Design AHB2CAN_top, start of the top module:
module AHB2CAN_top
(
	input logic HCLK, HRESETn, HWRITE, HSEL,
	input logic [31:0] HADDR, HWDATA,
	input logic [1:0] HTRANS,
	input logic [2:0] HBURST, HSIZE,
	output logic [31:0] HRDATA,
	output logic HRESP, HREADYOUT,
	input logic rx_data,
	output logic tx_data
);
Size: about 750 flip-flops, about 31000 um^2 of cells after synthesis.
==> flow/config.mk <==
export PLATFORM = sky130hd
export DESIGN_NAME = AHB2CAN_top
export DESIGN_NICKNAME = AHB2CAN_top
export VERILOG_FILES = /design/flow/design.v
export SDC_FILE = /design/flow/constraint.sdc
export NUM_CORES = 4
export LEC_CHECK = 0
export CAP_MARGIN = 20
export CELL_PAD_IN_SITES_DETAIL_PLACEMENT = 0
export CELL_PAD_IN_SITES_GLOBAL_PLACEMENT = 0
export CORE_MARGIN = 2
export CORE_UTILIZATION = 72
export CTS_CLUSTER_DIAMETER = 97
export CTS_CLUSTER_SIZE = 29
export MAX_ROUTING_LAYER = met4
export PLACE_DENSITY_LB_ADDON = 0.14
export SETUP_SLACK_MARGIN = 2.52
export SLEW_MARGIN = 0
==> flow/constraint.sdc <==
create_clock -name core_clock -period 9.76 [get_ports {HCLK}]
set_input_delay 1.9520 -clock core_clock [delete_from_list [all_inputs] [get_ports {HCLK}]]
set_output_delay 1.9520 -clock core_clock [all_outputs]
set_load 0.01 [all_outputs]
run.sh (not shown) runs the stock make flow with config.mk's settings and CLKGATE_MAP_FILE=.
Then changed:
==> flow/config.mk (replaced) <==
export PLATFORM = sky130hd
export DESIGN_NAME = AHB2CAN_top
export DESIGN_NICKNAME = AHB2CAN_top
export VERILOG_FILES = /design/flow/design.v
export SDC_FILE = /design/flow/constraint.sdc
export NUM_CORES = 4
export LEC_CHECK = 0
export CAP_MARGIN = 20
export CORE_MARGIN = 2
export CORE_UTILIZATION = 72
export PLACE_DENSITY = 0.39
export SLEW_MARGIN = 20
==> flow/constraint.sdc (replaced) <==
create_clock -name core_clock -period 4.94 [get_ports {HCLK}]
set_input_delay 0.9880 -clock core_clock [delete_from_list [all_inputs] [get_ports {HCLK}]]
set_output_delay 0.9880 -clock core_clock [all_outputs]
set_load 0.01 [all_outputs]
Routed wire length increases by about 4%; total power increases to 2.6 times its value; sequential cell count does not change; final area increases by about 5%; die size is unchanged; clock-buffer cell count increases by 65; setup slack got worse by 1.4 ns.
Then changed:
--- a/flow/config.mk
+++ b/flow/config.mk
@@ -8 +8,3 @@
-export CAP_MARGIN = 20
+export CAP_MARGIN = 5
+export CELL_PAD_IN_SITES_DETAIL_PLACEMENT = 0
+export CELL_PAD_IN_SITES_GLOBAL_PLACEMENT = 0
@@ -11 +13,5 @@
-export PLACE_DENSITY = 0.39
+export CTS_CLUSTER_DIAMETER = 348
+export CTS_CLUSTER_SIZE = 15
+export MAX_ROUTING_LAYER = met4
+export PLACE_DENSITY_LB_ADDON = 0.02
+export SETUP_SLACK_MARGIN = 1.41
After rerunning: The changed run completed with no timing, DRC or antenna violations; die area does not change; clock skew is higher by 0.017 ns; routed wire length is higher by about 9%; via count is higher by about 4%; setup slack is better by 0.060 ns.
Then changed:
==> flow/config.mk (replaced) <==
export PLATFORM = sky130hd
export DESIGN_NAME = AHB2CAN_top
export DESIGN_NICKNAME = AHB2CAN_top
export VERILOG_FILES = /design/flow/design.v
export SDC_FILE = /design/flow/constraint.sdc
export NUM_CORES = 4
export LEC_CHECK = 0
export CAP_MARGIN = 20
export CORE_MARGIN = 2
export CORE_UTILIZATION = 70
export CTS_CLUSTER_DIAMETER = 100
export SETUP_SLACK_MARGIN = 0.69
export SLEW_MARGIN = 20
What happened: Non-clock buffer count drops by 53; die size came out higher by 2.8%; final cell count goes down by 0.40%.
Then changed:
--- a/flow/config.mk
+++ b/flow/config.mk
@@ -8 +8,3 @@
-export CAP_MARGIN = 20
+export CAP_MARGIN = 5
+export CELL_PAD_IN_SITES_DETAIL_PLACEMENT = 0
+export CELL_PAD_IN_SITES_GLOBAL_PLACEMENT = 0
@@ -10,3 +12,6 @@
-export CORE_UTILIZATION = 70
-export CTS_CLUSTER_DIAMETER = 100
-export SETUP_SLACK_MARGIN = 0.69
+export CORE_UTILIZATION = 72
+export CTS_CLUSTER_DIAMETER = 38
+export CTS_CLUSTER_SIZE = 86
+export MAX_ROUTING_LAYER = met4
+export PLACE_DENSITY = 0.37
+export SETUP_SLACK_MARGIN = 1.41
=> Clock skew went up by 0.014 ns. Design area increases by 6.9%. Critical path depth came out lower by 1. Flip-flop count does not change. Cell count grows by about 3.6%. Routed wire length increases by 28%. Die size is lower by 2.7%. Power came out higher by 18%. Non-clock buffer count rises by 81. Setup slack is about the same. Global-route usage is higher by 9.6 points.

AHB2CAN_top again, from the RTL that the note above started with.
make LEC_CHECK=0 CAP_MARGIN=20 CORE_MARGIN=2 CORE_UTILIZATION=72 CTS_CLUSTER_DIAMETER=372 PLACE_DENSITY=0.66 SETUP_SLACK_MARGIN=0.72 SLEW_MARGIN=20 TNS_END_PERCENT=5 finish   # period 4.95 ns
Edit:
CORE_UTILIZATION = 40   (was 72)
CTS_CLUSTER_DIAMETER = unset   (was 372)
PLACE_DENSITY = unset   (was 0.66)
SETUP_SLACK_MARGIN = unset   (was 0.72)
TNS_END_PERCENT = unset   (was 5)
clock period = 5.11 ns   (was 4.95 ns; I/O delays follow)
Result:
- The new run passed the timing, DRC and antenna checks
- die area is higher by well over a third
- register-to-register slack loses 0.13 ns
- via count is lower by a few percent
Edit:
MIN_ROUTING_LAYER = met2   (was unset)
SETUP_SLACK_MARGIN = 1.73   (was unset)
clock period = 10.0 ns   (was 5.11 ns; I/O delays follow)
What happened: This time the run completed, yet does not pass: DRC; global-route usage rises by 11 points; critical path depth is unchanged; via count rises by 33%.
Edit:
ABC_AREA = 1   (was unset)
CELL_PAD_IN_SITES_GLOBAL_PLACEMENT = 3   (was unset)
CORE_MARGIN = 9   (was 2)
CTS_CLUSTER_SIZE = 31   (was unset)
GPL_TIMING_DRIVEN = 0   (was unset)
MIN_ROUTING_LAYER = met1   (was met2)
SETUP_SLACK_MARGIN = unset   (was 1.73)
SLEW_MARGIN = 5   (was 20)
TNS_END_PERCENT = 50   (was unset)
The changed run stopped in global placement without I/O (3_1_place_gp_skip_io), error GPL-0301.
Synthesized area increases by 37%.
Die size increases by 48%.
Synthesized cell count increases by 140%.
Edit:
CORE_ASPECT_RATIO = 0.95   (was unset)
CTS_CLUSTER_SIZE = 65   (was 31)
SLEW_MARGIN = 0   (was 5)
Outcome:
- The changed run did not get past global placement without I/O (3_1_place_gp_skip_io), error GPL-0301
- synthesized area is unchanged
- die size stays flat
- synthesized cell count does not change
No activity file was given, so power comes from the tool's default toggle rates.
